===== design/flow/config.mk =====
export PLATFORM = sky130hd
export DESIGN_NAME = smm
export DESIGN_NICKNAME = smm
export VERILOG_FILES = /design/flow/design.v
export SDC_FILE = /design/flow/constraint.sdc
export NUM_CORES = 4
export LEC_CHECK = 0
export CAP_MARGIN = 20
export CORE_MARGIN = 2
export CORE_UTILIZATION = 72
export CTS_CLUSTER_DIAMETER = 397
export CTS_CLUSTER_SIZE = 99
export PLACE_DENSITY = 0.39
export SETUP_SLACK_MARGIN = 0.45
export SLEW_MARGIN = 20
export TNS_END_PERCENT = 5

===== design/flow/constraint.sdc =====
create_clock -name core_clock -period 3.41 [get_ports {clk}]
set_input_delay 0.6820 -clock core_clock [delete_from_list [all_inputs] [get_ports {clk}]]
set_output_delay 0.6820 -clock core_clock [all_outputs]
set_load 0.01 [all_outputs]

===== design/flow/design.v =====
module datapath(input clk, reset, weCU, buffIRCU, buffAHCU,
                input buffALCU, buffRCU, srcbmuxCU, adrmuxCU,
			       input [1:0] acmuxCU, pcmuxCU,
			       input [2:0] aluopCU,
			       input [7:0] memdata,
			       output [15:0] address,
			       output [7:0] writedata, instrCU,
			       output zeroCU);
wire [7:0]  adrHout, buffIRout, buffAHout, buffALout, srcbmuxout;
wire [7:0]  acout, acmuxout, rout, buffRout, aluout;
wire [15:0] pcout, pcaddout, mdaout, pcmuxout, adrmuxout;
flopr #(8) IR(clk, reset, buffIRout, instrCU);
flopr #(8) adrH(clk, reset, buffAHout, adrHout);
buff buffIR(clk, reset, memdata, buffIRCU, buffIRout);
buff buffadrH(clk, reset, memdata, buffAHCU, buffAHout);
buff buffadrL(clk, reset, memdata, buffALCU, buffALout);
mux3 #(8) acmux(aluout, memdata, rout, acmuxCU, acmuxout);
flopr #(8) AC(clk, reset, acmuxout, acout);
flopr #(8) R(clk, reset, buffRout, rout);
buff buffR(clk, reset, acout, buffRCU, buffRout);
mux2 #(8) srcbmux(rout, 8'b00000001, srcbmuxCU, srcbmuxout);
alu alu(acout, srcbmuxout, aluopCU, aluout, zeroCU);
flopr #(16) PC(clk, reset, pcmuxout, pcout);
mux3 #(16) pcmux(pcout, pcaddout, {adrHout, buffALout}, pcmuxCU, pcmuxout);
adder pcadder(pcout, 16'b000000000000001, pcaddout);
flopr #(16) MDA(clk, reset, {adrHout, buffALout}, mdaout);
mux2 #(16) addressmux(pcout, mdaout, adrmuxCU, adrmuxout);
assign address = adrmuxout;
assign writedata = aluout;
endmodule
module mux2 # (parameter WIDTH = 8)
(input  [WIDTH-1:0] a0, a1,
 input s,
 output [WIDTH-1:0] y);
  assign y = s ? a1 : a0;
endmodule
module mux3 # (parameter WIDTH = 8)
(input  [WIDTH-1:0] a0, a1, a2,
 input  [1:0] s,
 output [WIDTH-1:0] y);
  assign y = s[1] ? a2 : (s[0] ? a1 : a0); 
endmodule
module flopr # (parameter WIDTH = 8)
(input clk, reset,
 input [WIDTH-1:0] d,
 output reg [WIDTH-1:0] q);
 always @ (posedge clk, posedge reset)
   if (reset) q <= 0;
   else q <= d;
endmodule
module buff(input clk, reset, input[7:0] a, input s, output [7:0] y);
  reg [7:0] q;
  assign y = (s == 1) ? a : q;
  always @ (posedge clk, posedge reset)
    if (reset) q <= 0;
    else q <= y;
endmodule
module adder(input [15:0] a, b, output [15:0] y);
assign y = a + b;
endmodule
module alu (a, b, sel, out, zero);
    input [7:0] a,b;
    input [2:0] sel; 
    output reg [7:0] out;
    output reg zero;
    always @ (*) 
    begin 
        case(sel) 
		      3'b000:   
	begin
		out = a; 
		if (out == 0) zero = 1;  
		else zero = 0; 
          end
            3'b001:   
	begin
		out = a+b;  
		if (out == 0)
		 zero = 1;  
		else
		zero = 0;
          end     
            3'b010:   
	begin
		out = a-b;  
		if (out == 0) zero = 1;  
		else zero = 0;
          end 
            3'b011:   
	begin
		out = 0; 
		zero = 1;
          end
			   3'b100:   
	begin
		out = a & b; 
		if (out == 0)
		 zero = 1;  
		else
		zero = 0;
          end
		     3'b101:   
	begin
		out = a | b; 
		if (out == 0) zero = 1;  
		else zero = 0; 
          end
			  3'b110:   
	begin
		out = a ^ b; 
		if (out == 0) zero = 1;  
		else zero = 0; 
          end		 
			  3'b111:   
	begin
		out = ~a; 
		if (out == 0) zero = 1;  
		else zero = 0; 
          end
        endcase
    end
endmodule
module controller(input clk, reset, zflag, 
                  input [7:0] opcode, 
						output buffIR, buffAH, buffAL, buffR, srcbmux, adrmux, we,
			         output [1:0] pcmux, acmux, 
						output [2:0] aluop);
  maindec md(clk, reset, zflag, opcode, buffAL, buffR, buffIR, buffAH, srcbmux, adrmux, we, pcmux, acmux, aluop);
endmodule
module maindec(input clk, reset, zflag, 
               input [7:0] opcode, 
					output buffAL, buffR, buffIR, buffAH, srcbmux, adrmux, we,
			      output [1:0] pcmux, acmux,
					output [2:0] aluop);
  reg [13:0] controls;
  reg [3:0] state, nextstate;
  assign {buffAL, buffAH, buffIR, acmux, buffR, srcbmux, aluop, pcmux, adrmux, we} = controls;
  parameter fetch = 4'b0000;
  parameter decode = 4'b0001;
  parameter getah = 4'b0010;
  parameter getal = 4'b0011;
  parameter loaddata = 4'b0100;
  parameter storedata = 4'b0101;
  parameter jumpinstr = 4'b0110;
  parameter alu = 4'b0111;
  parameter r_to_ac = 4'b1000;
  parameter ac_to_r = 4'b1001;
  parameter ahfetch = 4'b1010;
  parameter pcinc = 4'b1011;
  parameter NOP = 8'h00;
  parameter LDAC = 8'h01;
  parameter STAC = 8'h02;
  parameter MVAC = 8'h03;
  parameter MOVR = 8'h04;
  parameter JUMP = 8'h05;
  parameter JMPZ = 8'h06;
  parameter JPNZ = 8'h07;
  parameter ADD = 8'h08;
  parameter SUB = 8'h09;
  parameter INAC = 8'h0A;
  parameter CLAC = 8'h0B;
  parameter AND = 8'h0C;
  parameter OR = 8'h0D;
  parameter XOR = 8'h0E;
  parameter NOT = 8'h0F;
  always @(posedge clk, posedge reset)
    if (reset)  state <= fetch;
	 else        state <= nextstate;
  always @(*)
  begin  
    case(state)
	   fetch: nextstate <= decode;
		decode: case(opcode)
		          NOP: nextstate <= pcinc;
					 LDAC: nextstate <= ahfetch;
					 STAC: nextstate <= ahfetch;
					 MVAC: nextstate <= ac_to_r;
					 MOVR: nextstate <= r_to_ac;
					 JUMP: nextstate <= ahfetch;
					 JMPZ: nextstate <= ahfetch;
					 JPNZ: nextstate <= ahfetch;
					 default: nextstate <= alu;
				 endcase
		 getah: nextstate <= getal;
		 getal: if (opcode == STAC)      nextstate <= storedata;
		        else if (opcode == LDAC) nextstate <= loaddata;
				  else if ((opcode == JMPZ) & ~zflag) nextstate <= pcinc;
				  else if ((opcode == JPNZ) & zflag)  nextstate <= pcinc;
				  else                     nextstate <= jumpinstr;
		 jumpinstr: nextstate <= fetch;
		 storedata: nextstate <= fetch;
		 loaddata: nextstate <= fetch;
		 ac_to_r: nextstate <= fetch;
		 r_to_ac: nextstate <= fetch;
		 alu: nextstate <= fetch;
		 ahfetch: nextstate <= getah;
		 pcinc: nextstate <= fetch;
		 default: nextstate <= fetch;
	 endcase
  end
  always @(*)
  begin
    case(state)
	   fetch: controls <= 14'b00100000000000;
		decode: controls <= 14'b00000000000000;
		getah: controls <= 14'b01000000000100;
		getal: controls <= 14'b10000000000000;
		storedata: controls <= 14'b00000000000111;
		loaddata: controls <=  14'b00001000000110;
		ac_to_r: controls <= 14'b00000100000100;
		r_to_ac: controls <= 14'b00010000000100;
		jumpinstr: controls <= 14'b00000000001010;
		ahfetch: controls <= 14'b00000000000100;
		pcinc: controls <= 14'b00000000000100;
		alu:
		begin
		  case(opcode)
		    ADD: controls <= 14'b00000000010100;
			 SUB: controls <= 14'b00000000100100;
			 INAC: controls <= 14'b00000010010100;
			 CLAC: controls <= 14'b00000000110100;
			 AND: controls <= 14'b00000001000100;
			 OR: controls <= 14'b00000001010100;
			 XOR: controls <= 14'b00000001100100;
			 NOT: controls <= 14'b00000001110100;
			 default: controls <= 14'b00000000000000;
		  endcase
		end
		default: controls <= 14'b00000000000000;
    endcase
  end
endmodule
module smm(input clk, reset,
           input [7:0] readdata,
           output we, 
			  output [15:0] address,
			  output [7:0] writedata);
wire buffR, buffIR, buffAH, mdamux, buffAL, adrmux, srcbmux;
wire [1:0] pcmux, acmux;
wire [2:0] aluop;
wire [15:0] addr;
wire [7:0] wdata, instr;
wire zero;
datapath dp(clk, reset, we, buffIR, buffAH, buffAL, buffR, srcbmux, adrmux, acmux, pcmux, aluop, readdata, addr, wdata, instr, zero);
controller cu(clk, reset, zero, instr, buffIR, buffAH, buffAL, buffR, srcbmux, adrmux, we, pcmux, acmux, aluop);
assign writedata = wdata;
assign address = addr;
endmodule

===== design/flow/run.sh =====
#!/bin/bash
# the make line also repeats each setting of config.mk as NAME=value (left out here)
make -C /OpenROAD-flow-scripts/flow DESIGN_CONFIG=/design/flow/config.mk WORK_HOME=/design/flow/orfs CLKGATE_MAP_FILE= finish

==> flow_summary.yaml, run 1 <==
# implementation run metrics
placed_design:
  dpl_cell_area_um2: 5918
  gp_congestion: 1.197
  place_worst_setup_slack_ns: -0.7514
  io_buffers: 34
  hpwl_mm: 11.85
  place_inst: 705
synthesis:
  aoi_share: 0.1721
  ys_cells: 523
  avgSynthCellArea_um2: 9.244
  ys.flop_type: "dfrtp_1"
  top_cells_by_area: "dfrtp_1 35%, mux2_2 11%, ha_1 8.0%, o21ai_0 3.6%, nand2_1 3.6%"
  ys_sh_xor: 0.02536
  syn-cell-area_um2: 4835
  synth.top_cell.area_share: 0.3520
  yosys.stat.seqShare: 0.3520
  mux_share: 0.1322
  top_cell: "dfrtp_1"
  enable_flop_cells: 0
  ys_sh_adder: 0.08851
  synth.net_count: 566
  syn-instance-count: 523
  async_flop_share: 1.000
  simple_gate_area_frac: 0.1884
  top_cells_by_count: "68 x dfrtp_1, 47 x mux2_2, 46 x nand2_1"
  synthTopLogicFamily: "simple AND/OR/NAND/NOR gates"
  yosysTopAreaCell: "dfrtp_1"
  synth.distinct_cells: 63
  yosysWarnings: 5
  ys_area_um2: 4835
  ys_ff: 68
floorplan:
  die_w_um: 85.95
  row_count: 29
  fp.dieH_um: 85.95
  io_pins: 35
  dieArea_um2: 7387
  core_um2: 6422
  initial_utilization: 0.7528
status:
  error: "[ERROR DPL-0033] detailed placement checks failed during check placement."
  run_status: "did not finish"
  stop_stage: "clock tree synthesis"
==> through the flow <==
step                TNS, ns  total power (uW)
detailed placement   -5.195              5800
global placement     -4.042              5518
floorplan            -1.404              3906
==> run 2: changes to the inputs <==
Settings changed: ABC_AREA set to 1, CORE_MARGIN 2 to 9, CORE_UTILIZATION 72 to 52, CTS_CLUSTER_DIAMETER 397 to 389, CTS_CLUSTER_SIZE 99 to 98, MAX_ROUTING_LAYER set to met4, PLACE_DENSITY 0.39 to 0.83, SETUP_SLACK_MARGIN 0.45 to -0.49, TNS_END_PERCENT 5 to 40.
Clock period 3.41 ns to 5.0 ns, I/O delays scaled along.
==> run 2 against run 1 <==
Net effect: die size is 83% higher; area after synthesis is 3.5% higher; synthesized cell count is 35% higher; now clean on timing, DRC and antenna.
==> flow_summary.yaml, run 2 <==
# generated from flow reports
timing:
  slew-limit-headroom: 0.3667
  skew_ns: 0.007586
  slew_viol_final: 0
  fmax_ghz: 0.2067
  tightestPinTransition_ns: 0.9476
  setup_viol: 0
  layout_min_cycle_time_ns: 4.837
  finalClockPeriodUsage: 0.9674
  hold_violations: 0
synthesis:
  simple_gate_area_frac: 0.3317
  yosysTopAreaCell: "dfrtp_1"
  yosys.stat.seqShare: 0.3399
  aoi_share: 0.1235
  ys_sh_adder: 0.08548
  synth.top_cell.area_share: 0.3399
  yosysWarnings: 5
  enable_flop_cells: 0
  avgSynthCellArea_um2: 7.101
  synth.distinct_cells: 44
  syn-cell-area_um2: 5006
  ys.flop_type: "dfrtp_1"
  synth.net_count: 748
  async_flop_share: 1.000
  ys_sh_xor: 0.02274
  top_cell: "nand2_1"
  mux_share: 0.004249
  synthTopLogicFamily: "simple AND/OR/NAND/NOR gates"
  ys_ff: 68
  syn-instance-count: 705
  top_cells_by_count: "197 x nand2_1, 96 x inv_1, 71 x nor2_1"
  ys_cells: 705
  top_cells_by_area: "dfrtp_1 34%, nand2_1 15%, ha_1 7.7%, inv_1 7.2%, o21ai_0 6.0%"
  ys_area_um2: 5006
setup_path:
  cp-start-kind: "register"
  cpMaxStageDelayCell: "clkdlybuf4s50_1"
  reg2reg_setup_slack_ns: 1.41
  worstPathMaxFanout: 8
  crit_buf_inv: 5
  crit_top_cell: "nand2_1"
  path_class: "reg2out"
  worstPathArrival_ns: 3.84
  regToRegStartpoint: "cu.md.state[3]"
  path_cells: "inv_1 -> nand2_2 -> nor2_8 -> nand3_1 -> inv_1 -> nand3_1 -> nand2_1 -> inv_1 -> fa_1 -> inv_1 -> nand2_1 -> nand2_1 -> nand3_1 -> nand2_1 -> nand2_1 -> nand2_1 -> nor2_1 -> a21oi_1 -> nand3_2 -> clkdlybuf4s50_1"
  worstPathRequired_ns: 4.00
  slowest_delay_ns: 0.49
  cpLargestDelayFamily: "simple AND/OR/NAND/NOR gates"
  end_kind: "primary output"
  r2r-end: "cu.md.state[0]"
  cp-startpoint: "cu.md.state[3]"
  cp_num_cells: 20
  rr_worst_depth: 25
  endpoint: "writedata[6]"
hold_path:
  hp-class: "reg2reg"
  min_path_cells: 0
  min-delay-start: "dp.adrH.q[7]"
  hold-path-endpoint: "dp.MDA.q[15]"
drt:
  wl_per_cell_um: 15.81
  antenna_left: 0
  num_vias: 4824
  antenna_cells: 0
  drc: 0
  drt_iter0_drc: 437
  drtPass1Iterations: 5
  finalWirelength_mm: 13.78
  viasPerCell: 5.532
power_and_ir_drop:
  max-vdd-ir-drop_mv: 0.2810
  p_seq_uw: 1020
  pg_clk_uw: 459
  p_leak_uw: 0.002865
  p_sw_uw: 1788
  p_comb_frac: 0.590
  p_per_area_nw_per_um2: 638.7
  switching_share: 0.4954
  pwr-share-clk: 0.127
  p_comb_uw: 2130
  p_int_uw: 1821
  seqPwrFrac: 0.283
  power_leader: "combinational cells"
global_routing:
  grt_max_degree: 40
  overflow: 0
  grt_pass1_wl_mm: 22.84
  grt_pass1_vias: 4635
  grt_antenna_before_repair: 0
  grt_usage: 0.2193
floorplan:
  fp.dieH_um: 116.1
  core_um2: 9284
  dieArea_um2: 13480
  row_count: 35
  initial_utilization: 0.5392
  die_w_um: 116.1
  io_pins: 35
clock_network:
  clock-sinks: 68
  cts_max_path_buffers: 2
  cts.clk_slew.worst_paths_ns: 0.08
  holdBufCountCts: 0
  htree_levels: 3
  cts_made_buffers: 9
  post_cts_resized: 0
  root_buffer: "clkbuf_8"
  cts_tree: "done"
  postCtsSetupBuffers: 0
  insertion_delay_ns: 0.35
placed_design:
  place_inst: 856
  hpwl_mm: 10.62
  gp_congestion: 0.9878
  io_buffers: 34
finish:
  nNetsFinal: 781
  fin_util: 0.6086
  instances_no_fill: 872
  nFillCells: 853
  area_growth_pct: 12.87
job:
  warning_count: 47
  drv_cap: 0
status:
  run_status: "finished clean"
[run 2: through the flow]
stage	cell area (um^2)	hold WS (ns)	power (uW)	setup slack (ns)	TNS, ns
detailed placement	5450	0.3663	3109	0.5764	0
floorplan	5006	0.3537	2422	1.457	0
finish	5650	0.3828	3609	0.1630	0
CTS	5650	0.3850	3584	0.1927	0
global route	5650	0.3924	3915	-0.1607	-0.3167
global placement	5450	0.3635	3054	0.6874	0
[run 2: layout make-up]
cell class	instances	area [um^2]	share of cell area
Clock buffer	9	123.9	0.02192
Clock inverter	7	76.32	0.01351
Inverter	101	382.9	0.06776
Multi-Input combinational cell	521	2841	0.5029
Sequential cell	68	1702	0.3012
Tap cell	129	161.4	0.02857
Timing Repair Buffer	37	362.8	0.06422
[run 2: routing by layer]
metal | vias up | part of all wire | GRT usage | wire, um
met4 | 0 | 0.015 | 0.06667 | 212
met1 | 2261 | 0.45 | 0.2881 | 6205
met2 | 208 | 0.46 | 0.3397 | 6392
li1 | 2336 | - | - | -
met5 | - | 0 | - | 0
met3 | 19 | 0.071 | 0.03671 | 973
==> run 3: changes to the inputs <==
Settings changed: ABC_AREA 1 to unset, CELL_PAD_IN_SITES_DETAIL_PLACEMENT set to 1, CELL_PAD_IN_SITES_GLOBAL_PLACEMENT set to 0, CORE_MARGIN 9 to 2, CORE_UTILIZATION 52 to 28, CTS_CLUSTER_DIAMETER 389 to 160, CTS_CLUSTER_SIZE 98 to unset, MAX_ROUTING_LAYER met4 to met5, MIN_ROUTING_LAYER set to met2, PLACE_DENSITY 0.83 to unset, PLACE_DENSITY_LB_ADDON set to 0.3, SETUP_SLACK_MARGIN -0.49 to 1.35, SLEW_MARGIN 20 to 15, TNS_END_PERCENT 40 to unset.
==> run 3 against run 2 <==
Net effect: sequential share of layout area shrank 3.9 points; cell count fell by 4.6%; core utilization fell by 23 points; final area rose by 15%; clock power rose by 39%; sequential power is 6% higher; critical endpoint is now writedata[7]; critical path depth fell by 4; global-route usage rose by 8.6 points; count of clock-buffer cells in the layout stayed put; still clean.
==> flow_summary.yaml, run 3 <==
# generated from flow reports
setup_path:
  cp_num_cells: 16
  cpMaxStageDelayCell: "or4_4"
  cp-startpoint: "dp.buffIR.q[6]"
  rr_worst_depth: 16
  path_class: "reg2out"
  crit_buf_inv: 5
  worstPathArrival_ns: 3.57
  cpLargestDelayFamily: "simple AND/OR/NAND/NOR gates"
  cp-start-kind: "register"
  worstPathMaxFanout: 7
  endpoint: "writedata[7]"
  r2r-end: "cu.md.state[0]"
  end_kind: "primary output"
  path_cells: "or4_4 -> nor3_4 -> nand3b_1 -> buf_6 -> buf_6 -> nand2_2 -> inv_1 -> ha_2 -> a21o_1 -> nand2_1 -> a31oi_2 -> xnor2_1 -> nor2_1 -> o32ai_4 -> inv_1 -> buf_2"
  slowest_delay_ns: 0.56
  regToRegStartpoint: "dp.buffIR.q[6]"
  reg2reg_setup_slack_ns: 0.63
  worstPathRequired_ns: 4.00
power_and_ir_drop:
  max-vdd-ir-drop_mv: 0.3463
  p_comb_uw: 3230
  p_per_area_nw_per_um2: 762.2
  switching_share: 0.4656
  p_comb_frac: 0.652
  seqPwrFrac: 0.219
  pg_clk_uw: 640
  power_leader: "combinational cells"
  pwr-share-clk: 0.129
  p_sw_uw: 2305
  p_seq_uw: 1080
  p_leak_uw: 0.002662
  p_int_uw: 2646
synthesis:
  top_cells_by_count: "68 x dfrtp_1, 47 x mux2_2, 46 x nand2_1"
  simple_gate_area_frac: 0.1884
  syn-cell-area_um2: 4835
  top_cells_by_area: "dfrtp_1 35%, mux2_2 11%, ha_1 8.0%, o21ai_0 3.6%, nand2_1 3.6%"
  top_cell: "dfrtp_1"
  synth.top_cell.area_share: 0.3520
  ys_sh_adder: 0.08851
  async_flop_share: 1.000
  mux_share: 0.1322
  synth.net_count: 566
  syn-instance-count: 523
  ys.flop_type: "dfrtp_1"
  yosysTopAreaCell: "dfrtp_1"
  aoi_share: 0.1721
  ys_area_um2: 4835
  synthTopLogicFamily: "simple AND/OR/NAND/NOR gates"
  yosys.stat.seqShare: 0.3520
  ys_cells: 523
  enable_flop_cells: 0
  ys_ff: 68
  avgSynthCellArea_um2: 9.244
  ys_sh_xor: 0.02536
  synth.distinct_cells: 63
  yosysWarnings: 5
finish:
  nFillCells: 1958
  area_growth_pct: 34.37
  seq_area_um2: 1702
  nNetsFinal: 645
  logic_area_um2: 3361
drt:
  drt_iter0_drc: 1126
  drtPass1Iterations: 6
  wl_met2_mm: 9.343
  dr_wl_met3_mm: 7.021
  antenna_cells: 0
  met1_length_um: 0
  drc: 0
  num_vias: 6279
  wl_per_cell_um: 21.94
  antenna_left: 0
  viasPerCell: 7.547
  finalWirelength_mm: 18.25
  routed.top_layer: "met5"
floorplan:
  die_w_um: 135.4
  row_count: 48
  io_pins: 35
  fp.dieH_um: 135.4
  dieArea_um2: 18330
  core_um2: 17120
  initial_utilization: 0.2825
timing:
  layout_min_cycle_time_ns: 4.569
  setup_tns_ns: 0
  fin_ws_ns: 0.4307
  hold_violations: 0
  fmax_ghz: 0.2189
  slew_viol_final: 0
  setup_viol: 0
  slew-limit-headroom: 0.3504
  skew_ns: 0.006153
  finalClockPeriodUsage: 0.9139
  tightestPinTransition_ns: 0.9709
  rsz0062_at_grt: "yes"
job:
  drv_cap: 0
  warning_count: 50
placed_design:
  gp_congestion: 0.9057
  hpwl_mm: 12.58
  place_worst_setup_slack_ns: 0.02077
  io_buffers: 34
global_routing:
  grt_pass1_vias: 7324
  grt_pass1_wl_mm: 28.43
  grt_usage: 0.3058
  overflow: 0
  grt_max_degree: 46
  grt_antenna_before_repair: 0
clock_network:
  insertion_delay_ns: 0.34
  root_buffer: "clkbuf_16"
  clock-sinks: 68
  cts.clk_slew.worst_paths_ns: 0.06
  cts_max_path_buffers: 2
  holdBufCountCts: 0
  cts_tree: "done"
  htree_levels: 3
  cts_made_buffers: 9
hold_path:
  hold-path-endpoint: "dp.MDA.q[9]"
  min_path_cells: 0
  hp-class: "reg2reg"
  min-delay-start: "dp.adrH.q[1]"
status:
  run_status: "finished clean"
## run 3: repair_timing
| item | 4_1_cts | 5_1_grt |
|---|---|---|
| pin swaps | 28 | 26 |
| resized | 94 | 17 |
| setup buffers | 20 | 7 |
| endpoints found under the setup margin | 13 | 29 |
## run 3: area by class of cell
class | count | share of cell area
clock inverter | 7 | 0.01040
tap | 225 | 0.04334
timing repair buffer | 89 | 0.1131
inverter | 32 | 0.01926
multi-input combinational | 402 | 0.5173
sequential | 68 | 0.2619
clock buffer | 9 | 0.03467
## run 3: through the flow
step	utilization	cells	total power, uW	hold slack [ns]	instance area [um^2]
after floorplan	-	523	2679	0.3701	4895
after global placement	0.3298	789	3625	0.3819	5644
after detailed placement	0.3298	789	3675	0.3897	5644
after CTS	0.3708	825	4685	0.3960	6347
after global routing	0.3795	832	5251	0.4073	6496
final	0.3795	832	4951	0.3934	6496
## run 3: routing by layer
layer | track usage | vias up
met5 | 0.08333 | -
met4 | 0.05787 | 10
li1 | - | 2066
met1 | - | 2161
met3 | 0.3951 | 202
met2 | 0.3818 | 1840
==> run 4: changes to the inputs <==
Settings changed: ABC_AREA set to 1, CELL_PAD_IN_SITES_DETAIL_PLACEMENT 1 to unset, CELL_PAD_IN_SITES_GLOBAL_PLACEMENT 0 to unset, CORE_UTILIZATION 28 to 70, CTS_CLUSTER_DIAMETER 160 to 353, CTS_CLUSTER_SIZE set to 30, MAX_ROUTING_LAYER met5 to unset, MIN_ROUTING_LAYER met2 to unset, PLACE_DENSITY_LB_ADDON 0.3 to unset, SETUP_SLACK_MARGIN 1.35 to -0.29, SLEW_MARGIN 15 to 20.
Clock period 5.0 ns to 3.96 ns, I/O delays scaled along.
==> run 4 against run 3 <==
Net effect: now fails the layout checks on setup timing; worst setup slack lost 0.53 ns; combinational power shrank 11%; sequential share of layout area grew 2.8 points; sequential power grew 19%; via count shrank 18%; total power shrank 2.0%; non-clock buffer count shrank 33; worst hold slack gained 0.019 ns; largest power group unchanged.
==> flow_summary.yaml, run 4 <==
# generated from flow reports
synthesis:
  ys_area_um2: 5006
  avgSynthCellArea_um2: 7.101
  syn-instance-count: 705
  mux_share: 0.004249
  ys_cells: 705
  enable_flop_cells: 0
  top_cell: "nand2_1"
  synthTopLogicFamily: "simple AND/OR/NAND/NOR gates"
  top_cells_by_count: "197 x nand2_1, 96 x inv_1, 71 x nor2_1"
  synth.distinct_cells: 44
  syn-cell-area_um2: 5006
  yosysTopAreaCell: "dfrtp_1"
  yosysWarnings: 5
  ys_sh_xor: 0.02274
  ys.flop_type: "dfrtp_1"
  top_cells_by_area: "dfrtp_1 34%, nand2_1 15%, ha_1 7.7%, inv_1 7.2%, o21ai_0 6.0%"
  synth.net_count: 748
  ys_sh_adder: 0.08548
  synth.top_cell.area_share: 0.3399
  yosys.stat.seqShare: 0.3399
  aoi_share: 0.1235
  async_flop_share: 1.000
  ys_ff: 68
  simple_gate_area_frac: 0.3317
floorplan:
  io_pins: 35
  row_count: 30
  dieArea_um2: 7844
  initial_utilization: 0.7288
  die_w_um: 88.57
  core_um2: 6869
  fp.dieH_um: 88.57
setup_path:
  end_kind: "primary output"
  cp-startpoint: "cu.md.state[0]"
  cp-start-kind: "register"
  cp_num_cells: 17
  r2r-end: "cu.md.state[0]"
  worstPathRequired_ns: 3.17
  regToRegStartpoint: "cu.md.state[0]"
  path_cells: "nand2_2 -> nor2_8 -> nand3_1 -> inv_1 -> nand3_4 -> nand2_2 -> ha_2 -> inv_1 -> a21oi_1 -> nand2_1 -> nand3_1 -> nand2_1 -> nand2_1 -> a21oi_1 -> a31oi_2 -> nand3_1 -> clkdlybuf4s50_1"
  rr_worst_depth: 26
  cpLargestDelayFamily: "simple AND/OR/NAND/NOR gates"
  reg2reg_setup_slack_ns: 0.67
  crit_buf_inv: 3
  slowest_delay_ns: 0.50
  endpoint: "writedata[7]"
  worstPathMaxFanout: 8
  path_class: "reg2out"
  worstPathArrival_ns: 3.27
  cpMaxStageDelayCell: "clkdlybuf4s50_1"
power_and_ir_drop:
  switching_share: 0.4840
  p_leak_uw: 0.003002
  p_sw_uw: 2349
  power_leader: "combinational cells"
  p_seq_uw: 1280
  pwr-share-clk: 0.140
  max-vdd-ir-drop_mv: 0.5121
  pg_clk_uw: 681
  p_int_uw: 2504
  p_per_area_nw_per_um2: 827.1
  p_comb_frac: 0.595
  seqPwrFrac: 0.264
  p_comb_uw: 2890
drt:
  antenna_cells: 0
  drtPass1Iterations: 8
  finalWirelength_mm: 14.89
  antenna_left: 0
  num_vias: 5145
  wl_per_cell_um: 17.35
  drt_iter0_drc: 458
  drc: 0
  viasPerCell: 5.997
status:
  violations: "setup timing"
  run_status: "complete, but fails checks"
hold_path:
  min_path_cells: 0
  hp-class: "reg2reg"
  hold-path-endpoint: "dp.MDA.q[9]"
  min-delay-start: "dp.adrH.q[1]"
placed_design:
  hpwl_mm: 10.54
  place_worst_setup_slack_ns: -0.07571
  io_buffers: 34
  gp_congestion: 1.010
clock_network:
  clock-sinks: 68
  insertion_delay_ns: 0.35
  cts_tree: "done"
  root_buffer: "clkbuf_8"
  cts_max_path_buffers: 2
  holdBufCountCts: 0
  cts.clk_slew.worst_paths_ns: 0.07
  htree_levels: 3
  cts_made_buffers: 9
  postCtsSetupBuffers: 0
job:
  drv_cap: 0
  warning_count: 49
finish:
  area_growth_pct: 17.22
  nFillCells: 425
  seq_area_um2: 1702
  logic_area_um2: 2915
  fin_util: 0.8543
  nNetsFinal: 800
timing:
  fmax_ghz: 0.2462
  setup_tns_ns: -0.1018
  fin_ws_ns: -0.1018
  setup_viol: 1
  slew-limit-headroom: 0.3229
  hold_violations: 0
  finalClockPeriodUsage: 1.026
  layout_min_cycle_time_ns: 4.062
  tightestPinTransition_ns: 1.013
  whs_ns: 0.4119
  slew_viol_final: 0
  skew_ns: 0.01139
global_routing:
  overflow: 0
  grt_usage: 0.3903
  grt_pass1_wl_mm: 23.39
  grt_max_degree: 34
  grt_antenna_before_repair: 0
  grt_pass1_vias: 4937
run 4: per-stage QoR:
step | total power, uW | cells | instance area [um^2]
after CTS | 4731 | 858 | 5803
final | 4853 | 858 | 5868
after global routing | 5183 | 858 | 5868
after global placement | 3874 | 842 | 5552
after floorplan | 3059 | 705 | 5006
after detailed placement | 3989 | 842 | 5552
run 4: cell type report:
type | count | share of cell area
well taps | 96 | 0.02047
multi-input cells | 521 | 0.4968
clock inverters | 5 | 0.01429
inverters | 101 | 0.06525
repair buffers | 56 | 0.08742
clock buffers | 11 | 0.02580
flip-flops and latches | 68 | 0.2900
run 4: routing by layer:
layer  vias up  wire length [um]  track usage
li1       2367                 -            -
met1      2326              5474       0.4650
met2       365              7186       0.6651
met3        87              1300      0.06250
met4         0               928       0.2314
met5         -                 0            0
run 4: repair_timing:
item,CTS,global route
cloned,0,0
setup endpoints to repair,3,6
resized,4,18
pin swaps,0,1
==> run 5: changes to the inputs <==
Settings changed: CAP_MARGIN 20 to 35, CELL_PAD_IN_SITES_DETAIL_PLACEMENT set to 2, CELL_PAD_IN_SITES_GLOBAL_PLACEMENT set to 3, CORE_ASPECT_RATIO set to 0.69, CORE_MARGIN 2 to 8, CORE_UTILIZATION 70 to 26, CTS_CLUSTER_DIAMETER 353 to 339, CTS_CLUSTER_SIZE 30 to unset, GPL_ROUTABILITY_DRIVEN set to 0, GPL_TIMING_DRIVEN set to 1, MAX_ROUTING_LAYER set to met4, SETUP_SLACK_MARGIN -0.29 to 0.91, SLEW_MARGIN 20 to 40.
Clock period 3.96 ns to 3.68 ns, I/O delays scaled along.
==> run 5 against run 4 <==
Net effect: the run now finishes clean; first-iteration DRC count fell by 51%; combinational power is 55% higher; non-clock buffer count rose by 83; total power grew 40%; critical path type unchanged; worst setup slack better by 0.15 ns; die size grew to 3.1 times the previous value; clock skew down 0.0040 ns; routed wire length up 49%; area after synthesis unchanged; via count increased by 4.4%.
==> flow_summary.yaml, run 5 <==
# generated from flow reports
status:
  run_status: "finished clean"
power_and_ir_drop:
  switching_share: 0.4833
  p_comb_frac: 0.660
  p_seq_uw: 1370
  max-vdd-ir-drop_mv: 0.2725
  seqPwrFrac: 0.201
  p_leak_uw: 0.003576
  p_per_area_nw_per_um2: 907.2
  power_leader: "combinational cells"
  p_comb_uw: 4480
  pg_clk_uw: 944
  p_int_uw: 3507
  pwr-share-clk: 0.139
  p_sw_uw: 3280
setup_path:
  worstPathMaxFanout: 6
  reg2reg_setup_slack_ns: 0.21
  path_class: "reg2out"
  worstPathRequired_ns: 2.94
  cp-startpoint: "dp.buffIR.q[4]"
  crit_buf_inv: 6
  crit_top_cell: "inv_2"
  slowest_delay_ns: 0.37
  worstPathArrival_ns: 2.90
  cp_num_cells: 22
  cp-start-kind: "register"
  cpMaxStageDelayCell: "dfrtp_1"
  end_kind: "primary output"
  endpoint: "writedata[6]"
  r2r-end: "cu.md.state[0]"
  rr_worst_depth: 32
  regToRegStartpoint: "dp.buffIR.q[4]"
  cpLargestDelayFamily: "simple AND/OR/NAND/NOR gates"
  path_cells: "inv_2 -> nand2_2 -> nor2_8 -> nand3_4 -> inv_2 -> nand3_4 -> inv_2 -> nor2_4 -> inv_2 -> ha_4 -> fa_2 -> inv_2 -> nand2_2 -> nand2_4 -> nand3_4 -> nand2_1 -> nand2_1 -> nand2_2 -> nor2_2 -> a21oi_2 -> nand3_2 -> buf_6"
drt:
  viasPerCell: 4.844
  drtPass1Iterations: 4
  met1_length_mm: 12.44
  routed.top_layer: "met4"
  drt_iter0_drc: 224
  finalWirelength_mm: 22.25
  antenna_left: 0
  num_vias: 5372
  antenna_cells: 0
  dr_wl_met3_um: 547
  wl_per_cell_um: 20.07
  wl_met2_mm: 9.169
  drc: 0
placed_design:
  hpwl_mm: 16.42
  place_inst: 1029
  io_buffers: 34
synthesis:
  simple_gate_area_frac: 0.3317
  aoi_share: 0.1235
  ys_sh_xor: 0.02274
  async_flop_share: 1.000
  yosys.stat.seqShare: 0.3399
  ys_ff: 68
  synth.distinct_cells: 44
  enable_flop_cells: 0
  synth.net_count: 748
  yosysTopAreaCell: "dfrtp_1"
  yosysWarnings: 5
  ys_cells: 705
  ys_area_um2: 5006
  synthTopLogicFamily: "simple AND/OR/NAND/NOR gates"
  ys.flop_type: "dfrtp_1"
  top_cell: "nand2_1"
  avgSynthCellArea_um2: 7.101
  top_cells_by_count: "197 x nand2_1, 96 x inv_1, 71 x nor2_1"
  top_cells_by_area: "dfrtp_1 34%, nand2_1 15%, ha_1 7.7%, inv_1 7.2%, o21ai_0 6.0%"
  syn-instance-count: 705
  syn-cell-area_um2: 5006
  ys_sh_adder: 0.08548
  mux_share: 0.004249
  synth.top_cell.area_share: 0.3399
timing:
  rsz0062_at_grt: "yes"
  fmax_ghz: 0.2751
  finalClockPeriodUsage: 0.9879
  slew_viol_final: 0
  setup_tns_ns: 0
  tightestPinTransition_ns: 0.7070
  slew-limit-headroom: 0.5243
  layout_min_cycle_time_ns: 3.635
  setup_viol: 0
  hold_violations: 0
  skew_ns: 0.007397
global_routing:
  grt_pass1_vias: 5836
  overflow: 0
  grt_antenna_before_repair: 0
  grt_max_degree: 38
  grt_usage: 0.1887
  grt_pass1_wl_mm: 34.44
floorplan:
  die_w_um: 183.0
  fp.dieH_um: 131.3
  io_pins: 35
  core_um2: 19020
  row_count: 42
  dieArea_um2: 24030
  initial_utilization: 0.2632
clock_network:
  cts_made_buffers: 9
  cts_tree: "done"
  clock-sinks: 68
  insertion_delay_ns: 0.33
  holdBufCountCts: 0
  cts_max_path_buffers: 2
  htree_levels: 3
  root_buffer: "clkbuf_16"
  cts.clk_slew.worst_paths_ns: 0.06
finish:
  instances_no_fill: 1109
  nNetsFinal: 883
  area_growth_pct: 49.44
  nFillCells: 2153
hold_path:
  hold-path-endpoint: "dp.MDA.q[15]"
  min-delay-start: "dp.adrH.q[7]"
  min_path_cells: 0
  hp-class: "reg2reg"
job:
  warning_count: 52
  drv_cap: 0
## run 5: timing repair
action                     in CTS  in global routing
cloned                          1                  0
setup endpoints to repair      33                 40
buffers inserted               40                 23
pin swaps                      52                 30
gates resized                 178                 83
## run 5: layout make-up
| class | instances | area [um^2] | area share |
|---|---|---|---|
| clock buffer | 12 | 246.5 | 0.03295 |
| timing repair buffer | 139 | 1214 | 0.1622 |
| inverter | 101 | 401.6 | 0.05369 |
| multi-input combinational | 521 | 3515 | 0.4698 |
| sequential | 68 | 1702 | 0.2275 |
| clock inverter | 4 | 72.57 | 0.009701 |
| tap | 264 | 330.3 | 0.04415 |
## run 5: per-layer routing
metal | up-vias | track usage
met5 | - | -
met4 | 0 | 0.02387
met1 | 2759 | 0.2916
met2 | 59 | 0.2560
li1 | 2543 | -
met3 | 11 | 0.02974
## run 5: stage by stage
| stage | power [uW] | setup WS (ns) | util | instance area [um^2] | hold slack [ns] |
|---|---|---|---|---|---|
| after floorplan | 3358 | 0.6792 | - | 5087 | 0.3537 |
| after global placement | 4741 | -0.07505 | 0.3150 | 5992 | 0.3587 |
| after detailed placement | 4842 | -0.1296 | 0.3153 | 5998 | 0.3648 |
| after CTS | 6536 | 0.08698 | 0.3782 | 7194 | 0.3778 |
| after global routing | 7315 | -0.1371 | 0.3933 | 7481 | 0.3922 |
| final | 6786 | 0.04451 | 0.3933 | 7481 | 0.3792 |
==> run 6: changes to the inputs <==
Settings changed: ABC_AREA 1 to unset, CAP_MARGIN 35 to 20, CELL_PAD_IN_SITES_DETAIL_PLACEMENT 2 to unset, CELL_PAD_IN_SITES_GLOBAL_PLACEMENT 3 to unset, CORE_ASPECT_RATIO 0.69 to unset, CORE_MARGIN 8 to 2, CORE_UTILIZATION 26 to 70, CTS_CLUSTER_DIAMETER 339 to unset, CTS_CLUSTER_SIZE set to 30, GPL_ROUTABILITY_DRIVEN 0 to unset, GPL_TIMING_DRIVEN 1 to unset, MAX_ROUTING_LAYER met4 to unset, SETUP_SLACK_MARGIN 0.91 to -0.28, SLEW_MARGIN 40 to 20.
Clock period 3.68 ns to 4.25 ns, I/O delays scaled along.
==> run 6 against run 5 <==
Net effect: now fails the layout checks on setup timing; synthesized cell count shrank 26%; sequential share of layout area is 4.8 points higher; critical path depth is 7 lower; sequential cell count unchanged; combinational power decreased by 17%; critical path type unchanged.
==> flow_summary.yaml, run 6 <==
# generated from flow reports
synthesis:
  top_cells_by_area: "dfrtp_1 35%, mux2_2 11%, ha_1 8.0%, o21ai_0 3.6%, nand2_1 3.6%"
  synth.net_count: 566
  aoi_share: 0.1721
  yosys.stat.seqShare: 0.3520
  ys_cells: 523
  synthTopLogicFamily: "simple AND/OR/NAND/NOR gates"
  mux_share: 0.1322
  synth.distinct_cells: 63
  avgSynthCellArea_um2: 9.244
  syn-instance-count: 523
  async_flop_share: 1.000
  enable_flop_cells: 0
  ys.flop_type: "dfrtp_1"
  simple_gate_area_frac: 0.1884
  ys_sh_xor: 0.02536
  ys_area_um2: 4835
  ys_ff: 68
  ys_sh_adder: 0.08851
  yosysTopAreaCell: "dfrtp_1"
  syn-cell-area_um2: 4835
  synth.top_cell.area_share: 0.3520
  yosysWarnings: 5
  top_cells_by_count: "68 x dfrtp_1, 47 x mux2_2, 46 x nand2_1"
  top_cell: "dfrtp_1"
clock_network:
  htree_levels: 3
  cts_max_path_buffers: 2
  cts_made_buffers: 9
  cts.clk_slew.worst_paths_ns: 0.08
  insertion_delay_ns: 0.35
  cts_tree: "done"
  holdBufCountCts: 0
  root_buffer: "clkbuf_8"
  clock-sinks: 68
power_and_ir_drop:
  p_per_area_nw_per_um2: 900.4
  p_sw_uw: 2548
  p_total_uw: 5568
  p_seq_uw: 1280
  seqPwrFrac: 0.230
  p_comb_frac: 0.671
  pg_clk_uw: 555
  p_comb_uw: 3730
  p_int_uw: 3021
  p_leak_uw: 0.002739
  pwr-share-clk: 0.100
  power_leader: "combinational cells"
  max-vdd-ir-drop_mv: 0.7152
  switching_share: 0.4575
placed_design:
  dpl_cell_area_um2: 5758
  hpwl_mm: 11.49
  io_buffers: 34
  gp_congestion: 1.077
timing:
  hold_violations: 0
  fin_ws_ns: -0.3339
  setup_tns_ns: -1.367
  slew_viol_final: 0
  tightestPinTransition_ns: 1.049
  slew-limit-headroom: 0.2978
  setup_viol: 7
  skew_ns: 0.01797
  fmax_ghz: 0.2182
  layout_min_cycle_time_ns: 4.584
  rsz0062_at_grt: "yes"
  finalClockPeriodUsage: 1.079
finish:
  nFillCells: 272
  area_growth_pct: 27.92
  design_area_um2: 6185
  nNetsFinal: 679
  logic_area_um2: 3069
  seq_area_um2: 1702
setup_path:
  cp-startpoint: "dp.buffIR.q[5]"
  slowest_delay_ns: 0.57
  regToRegStartpoint: "dp.buffIR.q[5]"
  path_cells: "or4_4 -> nor3_4 -> nand3b_1 -> buf_6 -> buf_4 -> nand2_1 -> ha_4 -> inv_1 -> a21oi_1 -> nor2_2 -> o21ai_0 -> a21oi_1 -> o32ai_2 -> inv_1 -> buf_2"
  worstPathArrival_ns: 3.73
  cp-start-kind: "register"
  worstPathMaxFanout: 5
  path_class: "reg2out"
  reg2reg_setup_slack_ns: -0.05
  rr_worst_depth: 23
  crit_buf_inv: 5
  cpMaxStageDelayCell: "or4_4"
  end_kind: "primary output"
  cpLargestDelayFamily: "simple AND/OR/NAND/NOR gates"
  r2r-end: "dp.AC.q[3]"
  endpoint: "writedata[7]"
  cp_num_cells: 15
  worstPathRequired_ns: 3.40
floorplan:
  die_w_um: 87.11
  fp.dieH_um: 87.11
  dieArea_um2: 7587
  core_um2: 6756
  io_pins: 35
  initial_utilization: 0.7156
  row_count: 30
global_routing:
  grt_antenna_before_repair: 0
  grt_pass1_wl_mm: 25.92
  grt_max_degree: 50
  overflow: 0
  grt_usage: 0.4555
  grt_pass1_vias: 4913
drt:
  viasPerCell: 7.311
  wl_per_cell_um: 24.34
  num_vias: 5271
  finalWirelength_mm: 17.55
  drtPass1Iterations: 6
  drt_iter0_drc: 834
  antenna_cells: 0
  antenna_left: 0
  drc: 0
status:
  violations: "setup timing"
  run_status: "complete, but fails checks"
job:
  drv_cap: 0
  warning_count: 51
hold_path:
  min-delay-start: "dp.adrH.q[3]"
  hold-path-endpoint: "dp.MDA.q[11]"
  min_path_cells: 0
  hp-class: "reg2reg"
==> run 6: timing repair <==
item                                    CTS  global route
setup buffers                            10             4
endpoints found under the setup margin    7             7
hold endpoints to repair                  0             0
pin swaps                                 6            14
gates resized                            17            32
==> run 6: cell type report <==
cell class / count / area share
inverters: 32 / 0.01942
multi-input cells: 402 / 0.4963
well taps: 80 / 0.01618
flip-flops and latches: 68 / 0.2751
clock buffers: 10 / 0.02225
repair buffers: 123 / 0.1604
clock inverters: 6 / 0.01032
==> run 6: routing by layer <==
| layer | global-route usage | vias up | part of all wire |
|---|---|---|---|
| met5 | 0 | - | 0 |
| met4 | 0.2308 | 0 | 0.077 |
| met3 | 0.1374 | 162 | 0.13 |
| met2 | 0.7030 | 507 | 0.44 |
| met1 | 0.5813 | 2455 | 0.35 |
| li1 | - | 2147 | - |
==> run 6: stage by stage <==
stage | hold WS (ns) | setup slack [ns] | utilization | cells
floorplan | 0.3701 | 0.06131 | - | 523
global placement | 0.3792 | -0.3715 | 0.8522 | 691
detailed placement | 0.3870 | -0.4675 | 0.8522 | 691
CTS | 0.4035 | -0.4311 | 0.8974 | 717
global route | 0.4136 | -0.4293 | 0.9154 | 721
finish | 0.4087 | -0.3339 | 0.9154 | 721
==> run 7: changes to the inputs <==
Settings changed: ABC_AREA set to 1, CORE_UTILIZATION 70 to 72, CTS_CLUSTER_DIAMETER set to 230, CTS_CLUSTER_SIZE 30 to 99, PLACE_DENSITY set to 0.39, SETUP_SLACK_MARGIN -0.28 to unset, TNS_END_PERCENT set to 5.
Clock period 4.25 ns to 3.36 ns, I/O delays scaled along.
==> run 7 against run 6 <==
Net effect: the run now fails in global routing; area after synthesis rose by 3.5%; die size rose by 0.64%; synthesized cell count increased by 35%.
==> flow_summary.yaml, run 7 <==
# implementation run metrics
synthesis:
  top_cell: "nand2_1"
  ys_sh_adder: 0.08548
  ys_ff: 68
  mux_share: 0.004249
  top_cells_by_area: "dfrtp_1 34%, nand2_1 15%, ha_1 7.7%, inv_1 7.2%, o21ai_0 6.0%"
  ys_cells: 705
  yosysWarnings: 5
  avgSynthCellArea_um2: 7.101
  ys_sh_xor: 0.02274
  synth.top_cell.area_share: 0.3399
  top_cells_by_count: "197 x nand2_1, 96 x inv_1, 71 x nor2_1"
  ys.flop_type: "dfrtp_1"
  aoi_share: 0.1235
  ys_area_um2: 5006
  synth.distinct_cells: 44
  async_flop_share: 1.000
  synth.net_count: 748
  syn-cell-area_um2: 5006
  enable_flop_cells: 0
  syn-instance-count: 705
  simple_gate_area_frac: 0.3317
  synthTopLogicFamily: "simple AND/OR/NAND/NOR gates"
  yosys.stat.seqShare: 0.3399
  yosysTopAreaCell: "dfrtp_1"
floorplan:
  initial_utilization: 0.7409
  dieArea_um2: 7636
  core_um2: 6756
  io_pins: 35
  die_w_um: 87.39
  row_count: 30
  fp.dieH_um: 87.39
placed_design:
  gp_congestion: 0.9494
  io_buffers: 34
  hpwl_mm: 11.71
  place_inst: 881
  dpl_cell_area_um2: 5944
global_routing:
  grt_usage: 0.7089
  overflow: 3
clock_network:
  cts_made_buffers: 9
  root_buffer: "clkbuf_8"
  clock-sinks: 68
  cts_max_path_buffers: 2
  htree_levels: 3
status:
  run_status: "did not finish"
  stop_stage: "global routing"
  error: "[ERROR GRT-0116] Global routing finished with congestion. Check the congestion regions in the DRC Viewer."
-- run 7: timing repair --
item | CTS
resized | 112
hold buffers | 0
cloned | 0
setup endpoints to repair | 9
pin swaps | 29
buffers inserted | 10
hold endpoints to repair | 0
-- run 7: metal layers --
metal,GRT usage,GRT overflow
met1,0.7256,0
met2,0.9304,1
met3,0.4834,0
met4,0.6895,2
met5,0.02797,0
-- run 7: metrics by stage --
step | setup TNS, ns | worst slack, ns | util
after floorplan | 0 | 0.1454 | -
after global placement | -1.373 | -0.2812 | 0.8798
after detailed placement | -1.961 | -0.3768 | 0.8798
after CTS | -0.4179 | -0.08746 | 0.9669
==> run 8: changes to the inputs <==
Settings changed: ABC_AREA 1 to unset, CORE_UTILIZATION 72 to 37, CTS_CLUSTER_DIAMETER 230 to 389, CTS_CLUSTER_SIZE 99 to 65, MAX_ROUTING_LAYER set to met4, PLACE_DENSITY 0.39 to unset, PLACE_DENSITY_LB_ADDON set to 0.03, SETUP_SLACK_MARGIN set to -0.46, TNS_END_PERCENT 5 to unset.
Clock period 3.36 ns to 5.0 ns, I/O delays scaled along.
==> run 8 against run 7 <==
Net effect: area after synthesis decreased by 3.4%; synthesized cell count decreased by 26%; die size is 83% higher; now fails the layout checks on setup timing.
==> flow_summary.yaml, run 8 <==
# generated from flow reports
status:
  run_status: "complete, but fails checks"
  violations: "setup timing"
hold_path:
  hold-path-endpoint: "dp.MDA.q[11]"
  min_path_cells: 0
  min-delay-start: "dp.adrH.q[3]"
  hp-class: "reg2reg"
synthesis:
  simple_gate_area_frac: 0.1884
  yosys.stat.seqShare: 0.3520
  ys_cells: 523
  async_flop_share: 1.000
  ys.flop_type: "dfrtp_1"
  ys_ff: 68
  enable_flop_cells: 0
  ys_area_um2: 4835
  synthTopLogicFamily: "simple AND/OR/NAND/NOR gates"
  top_cell: "dfrtp_1"
  ys_sh_adder: 0.08851
  yosysWarnings: 5
  yosysTopAreaCell: "dfrtp_1"
  syn-cell-area_um2: 4835
  ys_sh_xor: 0.02536
  avgSynthCellArea_um2: 9.244
  mux_share: 0.1322
  synth.top_cell.area_share: 0.3520
  top_cells_by_count: "68 x dfrtp_1, 47 x mux2_2, 46 x nand2_1"
  synth.distinct_cells: 63
  syn-instance-count: 523
  top_cells_by_area: "dfrtp_1 35%, mux2_2 11%, ha_1 8.0%, o21ai_0 3.6%, nand2_1 3.6%"
  aoi_share: 0.1721
  synth.net_count: 566
setup_path:
  cpMaxStageDelayCell: "or4_4"
  cp-startpoint: "dp.buffIR.q[5]"
  slowest_delay_ns: 0.59
  path_class: "reg2out"
  path_cells: "or4_4 -> nor3_4 -> nand3b_1 -> buf_4 -> buf_4 -> nand2_1 -> ha_1 -> or4_1 -> nor2_1 -> or3_1 -> a21oi_1 -> o32ai_1 -> buf_4 -> inv_1 -> clkdlybuf4s50_1"
  rr_worst_depth: 14
  cp-start-kind: "register"
  cp_num_cells: 15
  reg2reg_setup_slack_ns: 1.24
  end_kind: "primary output"
  cpLargestDelayFamily: "simple AND/OR/NAND/NOR gates"
  r2r-end: "cu.md.state[3]"
  worstPathArrival_ns: 4.29
  endpoint: "writedata[7]"
  worstPathRequired_ns: 4.00
  worstPathMaxFanout: 6
  crit_buf_inv: 5
  regToRegStartpoint: "dp.buffIR.q[5]"
  crit_top_cell: "buf_4"
global_routing:
  grt_usage: 0.2301
  grt_antenna_before_repair: 1
  grt_pass1_vias: 4191
  grt_pass1_wl_mm: 24.23
  overflow: 0
  grt_max_degree: 47
clock_network:
  post_cts_resized: 0
  cts_max_path_buffers: 2
  cts_made_buffers: 9
  clock-sinks: 68
  postCtsSetupBuffers: 2
  holdBufCountCts: 0
  cts_tree: "done"
  cts.clk_slew.worst_paths_ns: 0.06
  htree_levels: 3
  root_buffer: "clkbuf_16"
  insertion_delay_ns: 0.34
drt:
  viasPerCell: 5.621
  drc: 0
  drtPass1Iterations: 4
  finalWirelength_mm: 15.14
  wl_per_cell_um: 20.07
  drt_iter0_drc: 329
  met1_length_mm: 7.648
  antenna_cells: 0
  antenna_left: 0
  dr_wl_met3_um: 723
  wl_met2_mm: 6.444
  num_vias: 4238
  routed.top_layer: "met4"
power_and_ir_drop:
  max-vdd-ir-drop_mv: 0.2993
  pg_clk_uw: 795
  pwr-share-clk: 0.182
  p_per_area_nw_per_um2: 737.8
  p_int_uw: 2507
  p_seq_uw: 1050
  p_leak_uw: 0.002514
  p_sw_uw: 1856
  p_comb_uw: 2520
  seqPwrFrac: 0.241
  p_comb_frac: 0.577
  switching_share: 0.4255
  power_leader: "combinational cells"
timing:
  finalClockPeriodUsage: 1.058
  skew_ns: 0.008825
  slew-limit-headroom: 0.2801
  fin_ws_ns: -0.2887
  hold_violations: 0
  fmax_ghz: 0.1891
  layout_min_cycle_time_ns: 5.289
  slew_viol_final: 0
  tightestPinTransition_ns: 1.076
  setup_viol: 4
finish:
  design_area_um2: 5914
  logic_area_um2: 2939
  seq_area_um2: 1702
  area_growth_pct: 22.33
  nFillCells: 1246
  nNetsFinal: 620
placed_design:
  hpwl_mm: 11.30
  gp_congestion: 0.9411
  io_buffers: 34
  place_worst_setup_slack_ns: -0.08705
  dpl_cell_area_um2: 5527
floorplan:
  initial_utilization: 0.3816
  dieArea_um2: 14000
  row_count: 41
  fp.dieH_um: 118.3
  core_um2: 12670
  io_pins: 35
  die_w_um: 118.3
job:
  drv_cap: 0
  warning_count: 47
run 8: metal layers:
layer | GRT usage | up-vias
li1 | - | 2036
met1 | 0.3358 | 2071
met2 | 0.3208 | 111
met3 | 0.04875 | 20
met4 | 0.06024 | 0
met5 | - | -
run 8: final cells by class:
type	count	area share
multi-input combinational	402	0.4969
sequential	68	0.2877
timing repair buffer	64	0.09562
clock buffer	9	0.03808
tap	172	0.03639
clock inverter	7	0.02475
inverter	32	0.02052
run 8: stage by stage:
stage,power [uW],std cells,TNS [ns],utilization,hold WS [ns]
2_1_floorplan,2637,523,0,-,0.3701
3_3_place_gp,3556,736,-0.07378,0.4362,0.3838
3_5_place_dp,3557,736,-0.08705,0.4362,0.3824
4_1_cts,4371,754,-0.4025,0.4667,0.3967
5_1_grt,4687,754,-1.287,0.4668,0.4116
6_report,4363,754,-0.4424,0.4668,0.3963
==> run 9: changes to the inputs <==
Settings changed: ABC_AREA set to 1, CAP_MARGIN 20 to 0, CELL_PAD_IN_SITES_GLOBAL_PLACEMENT set to 0, CORE_ASPECT_RATIO set to 1.13, CORE_UTILIZATION 37 to 70, CTS_CLUSTER_DIAMETER 389 to 261, CTS_CLUSTER_SIZE 65 to 15, GPL_TIMING_DRIVEN set to 1, HOLD_SLACK_MARGIN set to 0.21, MAX_ROUTING_LAYER met4 to unset, PLACE_DENSITY_LB_ADDON 0.03 to 0.11, SETUP_SLACK_MARGIN -0.46 to 1.11, SLEW_MARGIN 20 to 10.
Clock period 5.0 ns to 3.85 ns, I/O delays scaled along.
==> run 9 against run 8 <==
Net effect: the run now fails in clock tree synthesis; synthesized cell count increased by 35%; die size decreased by 44%; area after synthesis increased by 3.5%.
==> flow_summary.yaml, run 9 <==
# implementation run metrics
floorplan:
  dieArea_um2: 7845
  fp.dieH_um: 93.90
  io_pins: 35
  core_um2: 6887
  initial_utilization: 0.7269
  die_w_um: 83.56
  row_count: 32
placed_design:
  gp_congestion: 0.9553
  io_buffers: 34
  hpwl_mm: 10.53
synthesis:
  ys.flop_type: "dfrtp_1"
  top_cells_by_count: "197 x nand2_1, 96 x inv_1, 71 x nor2_1"
  yosysTopAreaCell: "dfrtp_1"
  top_cell: "nand2_1"
  aoi_share: 0.1235
  synth.top_cell.area_share: 0.3399
  synth.distinct_cells: 44
  ys_sh_adder: 0.08548
  yosys.stat.seqShare: 0.3399
  ys_cells: 705
  async_flop_share: 1.000
  yosysWarnings: 5
  synthTopLogicFamily: "simple AND/OR/NAND/NOR gates"
  syn-cell-area_um2: 5006
  avgSynthCellArea_um2: 7.101
  ys_sh_xor: 0.02274
  ys_area_um2: 5006
  top_cells_by_area: "dfrtp_1 34%, nand2_1 15%, ha_1 7.7%, inv_1 7.2%, o21ai_0 6.0%"
  simple_gate_area_frac: 0.3317
  mux_share: 0.004249
  enable_flop_cells: 0
  synth.net_count: 748
  syn-instance-count: 705
  ys_ff: 68
status:
  run_status: "did not finish"
  error: "[ERROR DPL-0033] detailed placement checks failed during check placement."
  stop_stage: "clock tree synthesis"
==> run 9: stage by stage <==
step / cell area (um^2) / cells / utilization / setup slack (ns)
floorplan: 5087 / 705 / - / 0.8152
global placement: 5523 / 819 / 0.8020 / 0.2370
detailed placement: 5523 / 819 / 0.8020 / 0.1153
==> run 10: changes to the inputs <==
Settings changed: ABC_AREA 1 to unset, CAP_MARGIN 0 to 20, CELL_PAD_IN_SITES_GLOBAL_PLACEMENT 0 to unset, CORE_ASPECT_RATIO 1.13 to unset, CORE_UTILIZATION 70 to 51, CTS_CLUSTER_DIAMETER 261 to 397, CTS_CLUSTER_SIZE 15 to 99, GPL_TIMING_DRIVEN 1 to unset, HOLD_SLACK_MARGIN 0.21 to unset, PLACE_DENSITY set to 0.6, PLACE_DENSITY_LB_ADDON 0.11 to unset, SETUP_SLACK_MARGIN 1.11 to unset, SLEW_MARGIN 10 to 20.
Clock period 3.85 ns to 4.35 ns, I/O delays scaled along.
==> run 10 against run 9 <==
Net effect: the layout now fails its checks (setup timing); area after synthesis fell by 3.4%; die size rose by 31%; synthesized cell count fell by 26%.
==> flow_summary.yaml, run 10 <==
# generated from flow reports
status:
  run_status: "complete, but fails checks"
  violations: "setup timing"
clock_network:
  clock-sinks: 68
  cts_made_buffers: 9
  cts_max_path_buffers: 2
  root_buffer: "clkbuf_8"
  htree_levels: 3
  cts_tree: "done"
  insertion_delay_ns: 0.35
  cts.clk_slew.worst_paths_ns: 0.09
synthesis:
  mux_share: 0.1322
  ys_sh_adder: 0.08851
  ys_cells: 523
  synth.distinct_cells: 63
  syn-cell-area_um2: 4835
  ys_area_um2: 4835
  top_cell: "dfrtp_1"
  synth.net_count: 566
  synthTopLogicFamily: "simple AND/OR/NAND/NOR gates"
  syn-instance-count: 523
  avgSynthCellArea_um2: 9.244
  yosysWarnings: 5
  ys_sh_xor: 0.02536
  top_cells_by_count: "68 x dfrtp_1, 47 x mux2_2, 46 x nand2_1"
  top_cells_by_area: "dfrtp_1 35%, mux2_2 11%, ha_1 8.0%, o21ai_0 3.6%, nand2_1 3.6%"
  simple_gate_area_frac: 0.1884
  yosys.stat.seqShare: 0.3520
  ys.flop_type: "dfrtp_1"
  async_flop_share: 1.000
  yosysTopAreaCell: "dfrtp_1"
  enable_flop_cells: 0
  aoi_share: 0.1721
  synth.top_cell.area_share: 0.3520
  ys_ff: 68
floorplan:
  io_pins: 35
  initial_utilization: 0.5232
  die_w_um: 101.4
  dieArea_um2: 10270
  core_um2: 9240
  row_count: 35
  fp.dieH_um: 101.4
power_and_ir_drop:
  pwr-share-clk: 0.095
  p_per_area_nw_per_um2: 852.2
  switching_share: 0.4426
  p_sw_uw: 2434
  pg_clk_uw: 522
  p_comb_frac: 0.684
  p_int_uw: 3066
  seqPwrFrac: 0.221
  p_seq_uw: 1220
  power_leader: "combinational cells"
  p_leak_uw: 0.002782
  p_comb_uw: 3760
  max-vdd-ir-drop_mv: 0.7268
timing:
  hold_violations: 0
  fmax_ghz: 0.2204
  layout_min_cycle_time_ns: 4.538
  tightestPinTransition_ns: 1.002
  skew_ns: 0.01629
  slew-limit-headroom: 0.3296
  fin_ws_ns: -0.1876
  finalClockPeriodUsage: 1.043
  whs_ns: 0.3934
  slew_viol_final: 0
  rsz0062_at_grt: "yes"
  setup_viol: 3
hold_path:
  hp-class: "reg2reg"
  min-delay-start: "dp.adrH.q[5]"
  min_path_cells: 0
  hold-path-endpoint: "dp.MDA.q[13]"
setup_path:
  cpLargestDelayFamily: "simple AND/OR/NAND/NOR gates"
  worstPathMaxFanout: 4
  end_kind: "primary output"
  worstPathArrival_ns: 3.67
  rr_worst_depth: 22
  regToRegStartpoint: "dp.buffIR.q[5]"
  cp_num_cells: 15
  slowest_delay_ns: 0.56
  cpMaxStageDelayCell: "or4_4"
  worstPathRequired_ns: 3.48
  cp-startpoint: "dp.buffIR.q[5]"
  reg2reg_setup_slack_ns: 0.39
  path_class: "reg2out"
  cp-start-kind: "register"
  crit_top_cell: "or4_4"
  path_cells: "or4_4 -> nor3_4 -> nand3b_1 -> buf_4 -> buf_6 -> nand2_4 -> ha_4 -> nor2b_4 -> or4_4 -> nor2_4 -> or3_4 -> a21oi_2 -> o32ai_2 -> inv_1 -> buf_2"
  endpoint: "writedata[7]"
  r2r-end: "dp.AC.q[3]"
  crit_buf_inv: 4
drt:
  drc: 0
  wl_met2_mm: 7.085
  antenna_cells: 0
  wl_per_cell_um: 20.15
  drtPass1Iterations: 11
  dr_wl_met3_mm: 1.133
  finalWirelength_mm: 15.62
  num_vias: 4757
  viasPerCell: 6.138
  met1_length_mm: 7.090
  routed.top_layer: "met4"
  antenna_left: 0
  drt_iter0_drc: 335
global_routing:
  grt_pass1_wl_mm: 24.63
  grt_max_degree: 40
  grt_usage: 0.3114
  grt_pass1_vias: 4744
  grt_antenna_before_repair: 0
  overflow: 0
placed_design:
  io_buffers: 34
  hpwl_mm: 11.06
  gp_congestion: 0.9890
  place_worst_setup_slack_ns: -0.3414
finish:
  fin_util: 0.6984
  area_growth_pct: 33.49
  nNetsFinal: 684
job:
  warning_count: 50
  drv_cap: 0
==> run 10: per-layer routing <==
metal / up-vias / global-route usage
li1: 2160 / -
met1: 2337 / 0.4541
met2: 219 / 0.4804
met3: 41 / 0.05383
met4: 0 / 0.08316
met5: - / 0
==> run 10: cell type report <==
type | count | area, um^2
inverter | 32 | 122.6
sequential | 68 | 1702
multi-input combinational | 402 | 3246
clock inverter | 6 | 63.81
timing repair buffer | 128 | 1031
tap | 129 | 161.4
clock buffer | 10 | 127.6
fill | 727 | 2786
==> run 10: what timing repair did <==
action / CTS / global route
pin swaps: 20 / 19
setup buffers: 14 / 6
cloned: 0 / 0
hold buffers: 0 / 0
endpoints found under the setup margin: 7 / 8
resized: 70 / 22
==> run 10: stage by stage <==
stage,area (um^2),instances,power [uW],TNS (ns)
finish,6454,775,5500,-0.3557
global route,6454,775,5860,-0.9429
CTS,6300,770,5223,-0.4847
detailed placement,5826,740,4436,-1.088
global placement,5826,740,4365,-0.7192
floorplan,4835,523,3031,0
==> run 11: changes to the inputs <==
Settings changed: ABC_AREA set to 1, CORE_UTILIZATION 51 to 63, CTS_CLUSTER_DIAMETER 397 to unset, CTS_CLUSTER_SIZE 99 to unset.
Clock period 4.35 ns to 4.58 ns, I/O delays scaled along.
==> run 11 against run 10 <==
Net effect: the run now finishes clean; count of clock-buffer cells in the layout unchanged; sequential power decreased by 9%; core utilization increased by 5.0 points; register-to-register slack improved by 0.87 ns; sequential cell count unchanged; clock skew decreased by 0.0070 ns; first-iteration DRC count increased by 3.6%; critical path type unchanged; critical endpoint unchanged; largest cell class unchanged.
==> flow_summary.yaml, run 11 <==
# generated from flow reports
status:
  run_status: "finished clean"
timing:
  hold_violations: 0
  tightestPinTransition_ns: 0.9918
  slew-limit-headroom: 0.3372
  setup_tns_ns: 0
  setup_viol: 0
  whs_ns: 0.3810
  skew_ns: 0.009264
  layout_min_cycle_time_ns: 4.437
  finalClockPeriodUsage: 0.9688
  fmax_ghz: 0.2254
  rsz0062_at_grt: "no"
  slew_viol_final: 0
setup_path:
  path_class: "reg2out"
  rr_worst_depth: 25
  r2r-end: "cu.md.state[0]"
  crit_buf_inv: 3
  crit_top_cell: "nand2_1"
  path_cells: "inv_1 -> nand2_4 -> nor2_8 -> nand3_2 -> inv_2 -> nand3_4 -> nand2_1 -> ha_1 -> nand2_1 -> nand2_1 -> a21oi_1 -> nand3_1 -> a31oi_2 -> nand3_1 -> clkdlybuf4s50_1"
  cp-startpoint: "cu.md.state[3]"
  regToRegStartpoint: "cu.md.state[3]"
  slowest_delay_ns: 0.50
  worstPathRequired_ns: 3.66
  end_kind: "primary output"
  cp_num_cells: 15
  cpMaxStageDelayCell: "clkdlybuf4s50_1"
  worstPathArrival_ns: 3.52
  cpLargestDelayFamily: "simple AND/OR/NAND/NOR gates"
  cp-start-kind: "register"
  endpoint: "writedata[7]"
  reg2reg_setup_slack_ns: 1.26
  worstPathMaxFanout: 10
power_and_ir_drop:
  pg_clk_uw: 618
  power_leader: "combinational cells"
  p_leak_uw: 0.002947
  p_comb_uw: 2390
  seqPwrFrac: 0.270
  p_sw_uw: 1960
  pwr-share-clk: 0.150
  p_seq_uw: 1110
  p_comb_frac: 0.580
  max-vdd-ir-drop_mv: 0.3382
  switching_share: 0.4756
  p_per_area_nw_per_um2: 712.6
  p_int_uw: 2161
drt:
  wl_per_cell_um: 16.66
  finalWirelength_mm: 14.23
  viasPerCell: 5.737
  antenna_left: 0
  antenna_cells: 0
  drc: 0
  num_vias: 4899
  drtPass1Iterations: 8
  drt_iter0_drc: 347
placed_design:
  gp_congestion: 0.9247
  io_buffers: 34
  place_inst: 830
  hpwl_mm: 10.40
global_routing:
  grt_max_degree: 36
  grt_antenna_before_repair: 0
  overflow: 0
  grt_pass1_vias: 4748
  grt_usage: 0.3399
  grt_pass1_wl_mm: 22.84
synthesis:
  top_cells_by_count: "197 x nand2_1, 96 x inv_1, 71 x nor2_1"
  ys_sh_adder: 0.08548
  synth.top_cell.area_share: 0.3399
  synth.net_count: 748
  yosysTopAreaCell: "dfrtp_1"
  ys_area_um2: 5006
  ys_sh_xor: 0.02274
  yosys.stat.seqShare: 0.3399
  synth.distinct_cells: 44
  ys_ff: 68
  synthTopLogicFamily: "simple AND/OR/NAND/NOR gates"
  async_flop_share: 1.000
  top_cells_by_area: "dfrtp_1 34%, nand2_1 15%, ha_1 7.7%, inv_1 7.2%, o21ai_0 6.0%"
  avgSynthCellArea_um2: 7.101
  syn-cell-area_um2: 5006
  top_cell: "nand2_1"
  ys.flop_type: "dfrtp_1"
  mux_share: 0.004249
  enable_flop_cells: 0
  syn-instance-count: 705
  ys_cells: 705
  aoi_share: 0.1235
  yosysWarnings: 5
  simple_gate_area_frac: 0.3317
hold_path:
  min-delay-start: "dp.adrH.q[7]"
  min_path_cells: 0
  hold-path-endpoint: "dp.MDA.q[15]"
  hp-class: "reg2reg"
clock_network:
  htree_levels: 3
  cts.clk_slew.worst_paths_ns: 0.08
  cts_made_buffers: 9
  holdBufCountCts: 0
  cts_tree: "done"
  insertion_delay_ns: 0.35
  root_buffer: "clkbuf_8"
  cts_max_path_buffers: 2
  clock-sinks: 68
job:
  drv_cap: 0
  warning_count: 49
finish:
  instances_no_fill: 854
  area_growth_pct: 15.52
  nNetsFinal: 790
  nFillCells: 623
floorplan:
  initial_utilization: 0.6478
  row_count: 32
  core_um2: 7727
  io_pins: 35
  dieArea_um2: 8675
  fp.dieH_um: 93.14
  die_w_um: 93.14
## run 11: layer usage
layer / wire (um) / share of wire / up-vias / track usage
met3: 852 / 0.060 / 67 / 0.04915
met1: 5829 / 0.41 / 2272 / 0.4162
met2: 6798 / 0.48 / 202 / 0.5779
met5: 0 / 0 / - / 0
met4: 748 / 0.053 / 0 / 0.1863
li1: - / - / 2358 / -
## run 11: what timing repair did
item,CTS,global route
endpoints found under the hold margin,0,0
endpoints found under the setup margin,5,7
pin swaps,0,3
resized,3,11
buffers inserted,0,8
## run 11: final cells by class
class / count / area [um^2] / area share
clock buffers: 10 / 137.6 / 0.02380
clock inverters: 6 / 111.4 / 0.01926
inverters: 101 / 382.9 / 0.06621
multi-input cells: 521 / 2889 / 0.4996
flip-flops and latches: 68 / 1702 / 0.2942
well taps: 102 / 127.6 / 0.02207
repair buffers: 46 / 432.9 / 0.07486
## run 11: through the flow
step	setup WS, ns	utilization	power (uW)	cell area [um^2]
3_5_place_dp	0.2008	0.7019	3379	5424
3_3_place_gp	0.3330	0.7019	3317	5424
5_1_grt	0.003312	0.7484	4443	5783
2_1_floorplan	1.121	-	2645	5006
4_1_cts	0.006303	0.7361	4028	5688
6_report	0.1431	0.7484	4121	5783
Power is estimated from default activity; no workload was simulated.
